Design Circle_Area_Calculator, start of the top module:
module Circle_Area_Calculator(clk, rst, radius, area);
  input wire clk, rst;
  input wire [31:0] radius;
  output reg [31:0] area;
  wire [31:0] Square_radius, Result;
  parameter Pi = 32'b01000000010010010000111111010000;
  FloatMultiplier_rounding FM0(.Multiplicand(radius), .Multiplier(radius), .Result(Square_radius));
  FloatMultiplier_rounding FM1(.Multiplicand(Square_radius), .Multiplier(Pi), .Result(Result));
  always @(posedge clk) begin
	if(rst) begin
		area[31:0] <= 1'b0;
	end else begin
		area[31:0] <= Result[31:0];
	end
  end
endmodule
For scale: roughly 4,300 cells after synthesis, roughly 31 flip-flops, about 66 I/O pins, about 32,000 um^2 of cells after synthesis.
export LEC_CHECK = 0
export CAP_MARGIN = 20
export CELL_PAD_IN_SITES_DETAIL_PLACEMENT = 2
export CORE_MARGIN = 3
export CORE_UTILIZATION = 40
export CTS_CLUSTER_SIZE = 20
export HOLD_SLACK_MARGIN = 0.14
export PLACE_DENSITY_LB_ADDON = 0.05
export SLEW_MARGIN = 20
create_clock -name core_clock -period 30.0 [get_ports {clk}]
run.sh (not shown) runs the stock make flow with config.mk's settings and CLKGATE_MAP_FILE=.
The baseline aborted during 5_1_grt on ODB-0269.
Change:
Settings changed: ABC_AREA set to 1, CORE_ASPECT_RATIO set to 0.99, CTS_CLUSTER_DIAMETER set to 357, GPL_ROUTABILITY_DRIVEN set to 0, HOLD_SLACK_MARGIN 0.14 to not set, PLACE_DENSITY_LB_ADDON 0.05 to 0.24, SETUP_SLACK_MARGIN set to 4.29, TNS_END_PERCENT set to 85.
With this change the flow did not get past 4_1_cts on DPL-0033.
Synthesized cell count rises by 17%.
Die area goes up by about 0.5%.
Synthesized area is higher by about 0.54%.
Change:
Settings changed: ABC_AREA 1 to not set, CELL_PAD_IN_SITES_DETAIL_PLACEMENT 2 to not set, CORE_ASPECT_RATIO 0.99 to not set, CORE_MARGIN 3 to 2, CORE_UTILIZATION 40 to 68, CTS_CLUSTER_DIAMETER 357 to not set, CTS_CLUSTER_SIZE 20 to not set, GPL_ROUTABILITY_DRIVEN 0 to not set, PLACE_DENSITY_LB_ADDON 0.24 to not set, SETUP_SLACK_MARGIN 4.29 to -2.0, TNS_END_PERCENT 85 to 10.
Now the flow reached the layout checks and failed them: setup timing.
Die size falls by well over a third.
Synthesized area went down slightly.
Synthesized cell count goes down by about a fifth.
Change:
Settings changed: ABC_AREA set to 0, CORE_UTILIZATION 68 to 23, CTS_CLUSTER_DIAMETER set to 59, CTS_CLUSTER_SIZE set to 99, PLACE_DENSITY set to 0.81, SETUP_SLACK_MARGIN -2.0 to not set.
=> The new run finished clean. Sequential share of layout area stays flat.

* * *

Circle_Area_Calculator again, from the RTL that the note above started with.
make LEC_CHECK=0 CAP_MARGIN=20 CORE_MARGIN=2 CORE_UTILIZATION=50 CTS_CLUSTER_SIZE=97 SLEW_MARGIN=20 finish   # period 27.1 ns
The starting point finished but failed the layout checks on setup timing.
Change:
Settings changed: CORE_UTILIZATION 50 to 40, CTS_CLUSTER_SIZE 97 to not set.
Clock period 27.1 ns to 29.0 ns, I/O delays scaled along.
Outcome:
- With this change the flow finished with timing, DRC and antenna clean
- area after synthesis does not change
- non-clock buffer count fell by 328
- critical path depth rises by 8
- worst setup slack gets better by 1300 ps
- hold slack improves by 380 ps
- wire length came out lower by 5.4%
- global-route usage shrinks by 6.0 points
- clock-buffer cell count falls by 2
- cell count falls by 2.0%

* * *

alpha:
Starting RTL as in the previous note.
Design Circle_Area_Calculator, start of the top module:
module Circle_Area_Calculator(clk, rst, radius, area);
  input wire clk, rst;
  input wire [31:0] radius;
  output reg [31:0] area;
  wire [31:0] Square_radius, Result;
  parameter Pi = 32'b01000000010010010000111111010000;
  FloatMultiplier_rounding FM0(.Multiplicand(radius), .Multiplier(radius), .Result(Square_radius));
  FloatMultiplier_rounding FM1(.Multiplicand(Square_radius), .Multiplier(Pi), .Result(Result));
  always @(posedge clk) begin
	if(rst) begin
		area[31:0] <= 1'b0;
	end else begin
		area[31:0] <= Result[31:0];
	end
  end
endmodule
Settings: LEC_CHECK=0, ABC_AREA=0, CAP_MARGIN=20, CORE_MARGIN=2, CORE_UTILIZATION=49, CTS_CLUSTER_DIAMETER=80, CTS_CLUSTER_SIZE=15, SLEW_MARGIN=20; clock period 30.0 ns.
alpha completed; timing, DRC and antenna clean
#### Input delta (beta over alpha)
diff --git a/flow/config.mk b/flow/config.mk
--- a/flow/config.mk
+++ b/flow/config.mk
@@ -6,9 +6,11 @@
 export NUM_CORES = 4
 export LEC_CHECK = 0
-export ABC_AREA = 0
 export CAP_MARGIN = 20
 export CORE_MARGIN = 2
-export CORE_UTILIZATION = 49
-export CTS_CLUSTER_DIAMETER = 80
-export CTS_CLUSTER_SIZE = 15
+export CORE_UTILIZATION = 67
+export CTS_CLUSTER_DIAMETER = 90
+export CTS_CLUSTER_SIZE = 14
+export PLACE_DENSITY_LB_ADDON = 0.01
+export SETUP_SLACK_MARGIN = -2.0
 export SLEW_MARGIN = 20
+export TNS_END_PERCENT = 5
- beta: all stages done; final checks FAILED (setup timing).
- Total die size: beta better than alpha
- Compared with alpha, beta shows a met3 demand-to-capacity share in global routing that is 1.5 points higher.
- area[30] as the end of the critical path was reported by beta, and area[28] by alpha.
- Between alpha and beta, the sequential share of layout area figures differ only marginally.
- Relative to alpha, the cell count of beta is lower by 279.
What gamma does differently from beta at the input level:
==> flow/config.mk <==
export PLATFORM = sky130hd
export DESIGN_NAME = Circle_Area_Calculator
export DESIGN_NICKNAME = Circle_Area_Calculator
export VERILOG_FILES = /design/flow/design.v
export SDC_FILE = /design/flow/constraint.sdc
export NUM_CORES = 4
export LEC_CHECK = 0
export CAP_MARGIN = 20
export CELL_PAD_IN_SITES_DETAIL_PLACEMENT = 2
export CORE_ASPECT_RATIO = 0.99
export CORE_MARGIN = 3
export CORE_UTILIZATION = 40
export CTS_CLUSTER_DIAMETER = 357
export CTS_CLUSTER_SIZE = 20
export PLACE_DENSITY_LB_ADDON = 0.24
export SETUP_SLACK_MARGIN = 4.29
export SLEW_MARGIN = 20
## What came out
Sequential element share of the synthesized area: gamma vs beta identical. Between gamma and beta, the pre-CTS setup slack is lower for gamma. gamma vs. beta: synthesized cell count barely changed; number of rows created at floorplan climbed 22. What ended gamma was a tool error in global routing; the run never finished. [diff] area of the die, gamma relative to beta: regression. Relative to beta, height of the chip has gone up in gamma. The placeable core region in gamma was higher than what beta gave. Comparing gamma and beta, the higher area of placed instances is on beta. For post-synthesis mux area share, gamma and beta come out practically identical. gamma vs beta: horizontal die dimension up by more than a quarter.
> inputs changed (gamma -> delta)
==> flow/config.mk <==
export PLATFORM = sky130hd
export DESIGN_NAME = Circle_Area_Calculator
export DESIGN_NICKNAME = Circle_Area_Calculator
export VERILOG_FILES = /design/flow/design.v
export SDC_FILE = /design/flow/constraint.sdc
export NUM_CORES = 4
export LEC_CHECK = 0
export ABC_AREA = 1
export CAP_MARGIN = 20
export CORE_MARGIN = 2
export CORE_UTILIZATION = 49
export CTS_CLUSTER_DIAMETER = 59
export CTS_CLUSTER_SIZE = 99
export PLACE_DENSITY = 0.81
export SLEW_MARGIN = 20
export TNS_END_PERCENT = 10
### Flow results
- Across delta and gamma, a clean result was obtained everywhere but in gamma.
- What ended gamma was a tool error in global routing; the run never finished.
- Relative to gamma, the total cell area reported by yosys after synthesis measured on delta has increased slightly.
- Relative to gamma, die span in x decreased by about 10% in delta.
- On cell area after synthesis, delta does worse than gamma.
- Changes observed in delta relative to gamma: mean post-synth cell area decreased by 14% relative to the old numbers; sequential fraction of the synthesis area flat.
- Comparing delta and gamma, xor/xnor cell area share of the yosys netlist is lower on delta.

* * *

Setup of run 1:
Circle_Area_Calculator again, from the RTL that the note above started with.
Settings: LEC_CHECK=0, ABC_AREA=1, CAP_MARGIN=30, CORE_ASPECT_RATIO=0.53, CORE_MARGIN=2, CORE_UTILIZATION=72, CTS_CLUSTER_DIAMETER=219, CTS_CLUSTER_SIZE=82, GPL_TIMING_DRIVEN=1, HOLD_SLACK_MARGIN=0.07, MAX_ROUTING_LAYER=met4, PLACE_DENSITY_LB_ADDON=0.01, SETUP_SLACK_MARGIN=1.4, SLEW_MARGIN=20; clock period 26.0 ns.
Seen in the log of run 1: GRT-0232 during 5_1_grt, after which the run never completed.
What run 2 does differently from run 1 at the input level:
- a change of CTS_CLUSTER_DIAMETER from 219 to 341
- a deleted PLACE_DENSITY_LB_ADDON that had been 0.01
- a deleted SETUP_SLACK_MARGIN that had been 1.4
- a change of CAP_MARGIN from 30 to 20
- a deleted CORE_ASPECT_RATIO that had been 0.53
- a deleted HOLD_SLACK_MARGIN that had been 0.07
- a change of CTS_CLUSTER_SIZE from 82 to 28
- a deleted GPL_TIMING_DRIVEN that had been 1
- a change of the clock period (ns, I/O delays scaled along) from 26.0 to 27.6
Findings:
- Both conditions hold for run 2: the flow ran to the end and the final layout passed the timing, DRC and antenna checks.
- Compared run 2 against run 1; pre-placement core utilization within noise.
- Delta (run 2 minus run 1): gate count after technology mapping neither gained nor lost much; horizontal die dimension lost about 27%; half-perimeter wire length after placement lost 26%; post-CTS repair timing setup buffer count lost 82; post-synthesis sequential element count neither gained nor lost much.
- Per the comparison of run 2 with run 1, chip area in the Yosys report did not really move; die size closely matched the old numbers; cell area after placement lost about 10%; mapped cell area has remained practically unchanged; vertical die size picked up an extra 58 µm.
[inputs] run 3 vs run 2
- a change of CTS_CLUSTER_SIZE from 28 to 81
- an added PLACE_DENSITY_LB_ADDON of 0.01
- a change of the clock period (ns, I/O delays scaled along) from 27.6 to 22.3
--- outcome ---
Comparing run 3 against run 2, there is no change at all in adder-cell area share of the yosys netlist. Synthesized cell count: run 3 vs run 2 — no meaningful difference. Flow for run 3 halted at 4_1_cts, error code DPL-0038. Delta (run 3 minus run 2): aoi/oai-family share of the synthesized area held steady, global placer's final weighted congestion grew by about 2.7%. Instance count after placement with tap cells included went up by more than 10% going from run 2 to run 3. Of the two candidates, run 2 has the better worst setup slack before clock tree synthesis and run 3 the worse one. Between run 3 and run 2, the difference in total of buffers placed on input and output ports is negligible. Relative to run 2, the placed wire-length estimate after detailed placement measured on run 3 has increased by more than half. Instance area after placement sits higher in run 3 than in run 2.
## Diff of input files: run 4 against run 3
- CTS_CLUSTER_DIAMETER removed (was 341)
- PLACE_DENSITY_LB_ADDON removed (was 0.01)
- CTS_CLUSTER_SIZE removed (was 81)
- ABC_AREA removed (was 1)
- CORE_UTILIZATION changed from 72 to 65
- the clock period (ns, I/O delays scaled along) changed from 22.3 to 26.9
==> comparison <==
- The remaining runs in run 3 and run 4 completed every stage, whereas run 3 halted early.
- Run 4 finished all stages; layout check result: FAIL, due to setup timing.
- Run 4 vs. run 3: synthesized area per cell went up by 17%; initial core utilization went down by 7.3 points; simple-gate share of the synthesized area went down by 1.4 points; total die size went up by about 10%.
Changes in run 5 relative to run 4:
- changing CAP_MARGIN from 20 to 5
- setting PLACE_DENSITY to 0.67 for the first time
- setting CTS_CLUSTER_DIAMETER to 80 for the first time
- changing CORE_UTILIZATION from 65 to 72
- setting TNS_END_PERCENT to 5 for the first time
[summary]
- Stage in which a tool error killed run 5: 5_1_grt.
- Overall die width: run 5 vs run 4 down 4.9%
- From run 4 to run 5 the numbers moved as follows: chip area decreased by 9.6% relative to the old numbers; total standard cell area after synthesis closely matched the old numbers; die height decreased by 11 µm relative to the old numbers; count of cells resized by post-cts repair decreased by about 40% relative to the old numbers.
- Looking at row count, run 5 sits 4 lower than run 4 does.
- Initial core utilization in run 5 vs run 4: up 7.0 points
- Total core area: run 4 and run 5 compared, higher one is run 4
- Re total instance count after detailed placement: run 5 is about 3% down on run 4.

* * *

Circle_Area_Calculator again, from the RTL that the note above started with.
==> flow/design.v (excerpt) <==
module Circle_Area_Calculator(clk, rst, radius, area);
  input wire clk, rst;
  input wire [31:0] radius;
  output reg [31:0] area;
  wire [31:0] Square_radius, Result;
  parameter Pi = 32'b01000000010010010000111111010000;
  FloatMultiplier_rounding FM0(.Multiplicand(radius), .Multiplier(radius), .Result(Square_radius));
  FloatMultiplier_rounding FM1(.Multiplicand(Square_radius), .Multiplier(Pi), .Result(Result));
  always @(posedge clk) begin
	if(rst) begin
		area[31:0] <= 1'b0;
	end else begin
		area[31:0] <= Result[31:0];
	end
  end
endmodule
==> flow/config.mk <==
export PLATFORM = sky130hd
export DESIGN_NAME = Circle_Area_Calculator
export DESIGN_NICKNAME = Circle_Area_Calculator
export VERILOG_FILES = /design/flow/design.v
export SDC_FILE = /design/flow/constraint.sdc
export NUM_CORES = 4
export LEC_CHECK = 0
export ABC_AREA = 1
export CAP_MARGIN = 35
export CORE_ASPECT_RATIO = 0.5
export CORE_MARGIN = 2
export CORE_UTILIZATION = 72
export CTS_CLUSTER_DIAMETER = 346
export CTS_CLUSTER_SIZE = 97
export PLACE_DENSITY = 0.37
export SETUP_SLACK_MARGIN = -1.44
export SLEW_MARGIN = 20
export TNS_END_PERCENT = 15
==> flow/constraint.sdc <==
create_clock -name core_clock -period 17.9 [get_ports {clk}]
set_input_delay 3.5800 -clock core_clock [delete_from_list [all_inputs] [get_ports {clk}]]
set_output_delay 3.5800 -clock core_clock [all_outputs]
set_load 0.01 [all_outputs]
The starting point never finished: it broke off in 3_5_place_dp with DPL-0038.
Rerun with:
CAP_MARGIN = 20   (was 35)
CORE_ASPECT_RATIO = unset   (was 0.5)
CORE_UTILIZATION = 68   (was 72)
Outcome: This time the run did not get past 4_1_cts. Die size increases by about 5.5%. Synthesized cell count stays the same. Area after synthesis is unchanged.
Rerun with:
ABC_AREA = unset   (was 1)
CTS_CLUSTER_DIAMETER = unset   (was 346)
SETUP_SLACK_MARGIN = unset   (was -1.44)
TNS_END_PERCENT = unset   (was 15)
clock period = 29.6 ns   (was 17.9 ns; I/O delays follow)
=>
- The new run completed without violations
- synthesized area drops by 0.54%
- synthesized cell count drops by 15%
- die size drops by 0.53%
Rerun with:
ABC_AREA = 1   (was unset)
TNS_END_PERCENT = 15   (was unset)
clock period = 21.7 ns   (was 29.6 ns; I/O delays follow)
Outcome: Now the flow did not get past 4_1_cts. Synthesized cell count goes up by about a fifth. Die area grows slightly. Synthesized area goes up slightly.
Rerun with:
CTS_CLUSTER_DIAMETER = 345   (was unset)
CTS_CLUSTER_SIZE = unset   (was 97)
MAX_ROUTING_LAYER = met4   (was unset)
PLACE_DENSITY = unset   (was 0.37)
TNS_END_PERCENT = unset   (was 15)
clock period = 24.5 ns   (was 21.7 ns; I/O delays follow)
After rerunning:
- This time the run ended with an error in 5_1_grt, error GRT-0232
- area after synthesis is unchanged
- synthesized cell count stays the same
- die area does not change

* * *

Setup of main:
Circle_Area_Calculator again, from the RTL that the note above started with.
// Circle_Area_Calculator
module Circle_Area_Calculator(clk, rst, radius, area);
  input wire clk, rst;
  input wire [31:0] radius;
  output reg [31:0] area;
  wire [31:0] Square_radius, Result;
  parameter Pi = 32'b01000000010010010000111111010000;
  FloatMultiplier_rounding FM0(.Multiplicand(radius), .Multiplier(radius), .Result(Square_radius));
  FloatMultiplier_rounding FM1(.Multiplicand(Square_radius), .Multiplier(Pi), .Result(Result));
  always @(posedge clk) begin
	if(rst) begin
		area[31:0] <= 1'b0;
	end else begin
		area[31:0] <= Result[31:0];
	end
  end
endmodule
Settings: LEC_CHECK=0, ABC_AREA=1, CAP_MARGIN=35, CELL_PAD_IN_SITES_DETAIL_PLACEMENT=2, CELL_PAD_IN_SITES_GLOBAL_PLACEMENT=2, CORE_MARGIN=2, CORE_UTILIZATION=47, GPL_TIMING_DRIVEN=0, MAX_ROUTING_LAYER=met5, MIN_ROUTING_LAYER=met2, SLEW_MARGIN=20; clock period 21.6 ns.
As the logs show, main stopped at 3_5_place_dp after a tool error, so it never reached the end of the flow.
Input changes introduced in the feature branch (baseline for comparison: main):
- clearing MAX_ROUTING_LAYER, which used to be met5
- clearing MIN_ROUTING_LAYER, which used to be met2
- clearing GPL_TIMING_DRIVEN, which used to be 0
- swapping 35 for 20 in CAP_MARGIN
- swapping 47 for 65 in CORE_UTILIZATION
- clearing CELL_PAD_IN_SITES_DETAIL_PLACEMENT, which used to be 2
- clearing CELL_PAD_IN_SITES_GLOBAL_PLACEMENT, which used to be 2
- clearing ABC_AREA, which used to be 1
- swapping 21.6 for 19.6 in the clock period (ns, I/O delays scaled along)
==> results <==
The feature branch never completed, since it errored out during 5_1_grt.
Of the feature branch and main, the feature branch shows the higher synthesized-area fraction occupied by ao, oa, aoi and oai cells, with main below it.
Relative to main, the post-synthesis chip area from yosys measured on the feature branch has decreased slightly.
Comparing the feature branch and main, xor and xnor fraction of the mapped netlist area is lower on main.
Compared to main, the feature branch has total die area about 28% lower.
Synthesized area of the feature branch falls short of that of main slightly.
